== raven ==
==> flow/design.v (excerpt) <==
module convolution(clk, reset, start, x, y, z, done, mem_rd_adr, mem_rd_data, out_we, out_adr, out_data);
clock: 7.61 ns
lec_check: 0
cap_margin: 20
core_margin: 2
core_utilization: 46
slew_margin: 20
run.sh (not shown) runs the stock make flow with config.mk's settings and CLKGATE_MAP_FILE=.
--- input diff raven..garnet ---
- TNS_END_PERCENT: unset -> 15
- GPL_TIMING_DRIVEN: unset -> 0
- CORE_UTILIZATION: 46 -> 40
- MIN_ROUTING_LAYER: unset -> met2
- MAX_ROUTING_LAYER: unset -> met4
- SETUP_SLACK_MARGIN: unset -> 0.34
- the clock period (ns, I/O delays scaled along): 7.61 -> 9.0
Results
Later-pin clock latency in the skew report up 50 ps in garnet wrt raven. The total die area in garnet was higher than what raven gave. From raven to garnet the numbers moved as follows: internal power consumption now sits lower; overall power of the completed layout -about 12%; core area now larger; sequential power share went down by 2.0 points; depth of the critical timing path with buffers and inverters included neither gained nor lost much. raven -> garnet: wire length of the first global-routing pass increased by more than a quarter. Compare garnet and raven | global-route usage lower: raven. In the reports for garnet and raven, the larger worst voltage drop across the vdd grid belongs to raven. Count of clock buffers in the final design essentially unchanged between garnet and raven.
The following lists how ember was set up differently from garnet:
- changing SETUP_SLACK_MARGIN from 0.34 to 0.55
- changing CORE_UTILIZATION from 40 to 72
- setting PLACE_DENSITY_LB_ADDON to 0.0 for the first time
- changing MIN_ROUTING_LAYER from met2 to met1
- changing GPL_TIMING_DRIVEN from 0 to 1
- setting CTS_CLUSTER_DIAMETER to 332 for the first time
- removing TNS_END_PERCENT (formerly 15)
- setting CTS_CLUSTER_SIZE to 15 for the first time
- changing the clock period (ns, I/O delays scaled along) from 9.0 to 6.58
Notes after the runs:
- STATUS run=ember STAGES=ALL_DONE FINAL_CHECKS=FAILED CAUSE=negative setup slack
- ember: H-tree depth is 1 lower than what garnet reported.
- ember vs garnet: portion of total power attributed to combinational logic up
- Taking garnet as the reference point, the final period demand of the worst path of ember falls by 1020 ps.
- | relative area change from synthesis to final layout | higher: garnet |
- The global-route usage of ember falls short of that of garnet by 2.6 points.
- Cmp ember and garnet / power dissipated in sequential cells / higher: ember
- Compared with garnet, ember shows a higher total power.
- Compared with garnet, final area in ember decreased by a few percent.
- Compared with garnet, ember shows global routing usage on met2 higher by 16 points.
- The higher utilization of ember and garnet is in ember.
- Re global-route wire length before repair: ember and garnet aren't equal, and the higher value belongs to garnet.
What fjord does differently from ember at the input level:
- CTS_CLUSTER_DIAMETER no longer set, was 332
- MAX_ROUTING_LAYER no longer set, was met4
- GPL_TIMING_DRIVEN no longer set, was 1
- TNS_END_PERCENT now 5, previously not set
- HOLD_SLACK_MARGIN now 0.27, previously not set
- MIN_ROUTING_LAYER no longer set, was met1
- CORE_UTILIZATION now 70, was 72
- SETUP_SLACK_MARGIN now 1.33, was 0.55
- CTS_CLUSTER_SIZE now 77, was 15
- the clock period (ns, I/O delays scaled along) now 4.64, was 6.58
Results
- fjord finished all stages; layout check result: FAIL, due to negative setup slack.
- Post-layout period usage of the worst path in fjord vs ember: up 45 points
- In the flow results for ember and fjord, the worst setup slack is smaller on fjord.
- Status: hold slack parity (ember, fjord)
- fjord has via count of the first global-routing pass above what ember had.
[inputs] pepper vs fjord
- removing TNS_END_PERCENT (formerly 5)
- removing SETUP_SLACK_MARGIN (formerly 1.33)
- changing CORE_UTILIZATION from 70 to 72
- removing HOLD_SLACK_MARGIN (formerly 0.27)
- removing PLACE_DENSITY_LB_ADDON (formerly 0.0)
- changing CTS_CLUSTER_SIZE from 77 to 99
- changing the clock period (ns, I/O delays scaled along) from 4.64 to 6.33
==> results <==
What the final checks of pepper revealed, after a flow that finished every stage, was a layout that fails on negative setup slack. Of pepper and fjord, it is pepper that has the lower horizontal die size. As of pepper, final routed wire length divided by cell count had risen by a few percent compared to fjord. Changes observed in pepper relative to fjord: total detailed-routing wirelength increased about 5%, final area has remained practically unchanged, switching part of the total power picked up an extra 0.25 points. Compared with fjord, pepper shows a higher shortest clock period the worst path allows after layout. Changes observed in pepper relative to fjord: via count of the first global-routing pass now sits higher, clock power dropped 27%, non-clock buffer count -5.9%, number of clock buffers in the layout shrank by about 3.2%. The layout inverter count without the clock tree of pepper and that of fjord are within noise of each other.

---

convolution again, from the RTL that the note above started with.
Settings: LEC_CHECK=0, CAP_MARGIN=20, CORE_MARGIN=2, CORE_UTILIZATION=59, SLEW_MARGIN=20; clock period 4.62 ns.
The starting point produced a layout that fails on negative setup slack.
Then changed:
--- a/flow/config.mk
+++ b/flow/config.mk
@@ -6,6 +6,14 @@
 export NUM_CORES = 4
 export LEC_CHECK = 0
-export CAP_MARGIN = 20
+export CAP_MARGIN = 40
+export CELL_PAD_IN_SITES_DETAIL_PLACEMENT = 0
+export CELL_PAD_IN_SITES_GLOBAL_PLACEMENT = 3
+export CORE_ASPECT_RATIO = 0.66
 export CORE_MARGIN = 2
-export CORE_UTILIZATION = 59
+export CORE_UTILIZATION = 44
+export CTS_CLUSTER_DIAMETER = 87
+export GPL_ROUTABILITY_DRIVEN = 1
+export MIN_ROUTING_LAYER = met2
+export PLACE_DENSITY_LB_ADDON = 0.18
+export SETUP_SLACK_MARGIN = 1.61
 export SLEW_MARGIN = 20
==> flow/constraint.sdc (replaced) <==
create_clock -name core_clock -period 11.6 [get_ports {clk}]
set_input_delay 2.3200 -clock core_clock [delete_from_list [all_inputs] [get_ports {clk}]]
set_output_delay 2.3200 -clock core_clock [all_outputs]
set_load 0.01 [all_outputs]
- The changed run finished clean
- cell area drops by 3.4%
- worst hold slack loses 0.013 ns
- maximum frequency drops by 17%
- die size rises by 34%
- clock power drops by 60%
- final cell count came out higher by 4.9%
- core utilization went down by 20 points
No activity file was given, so power comes from the tool's default toggle rates.
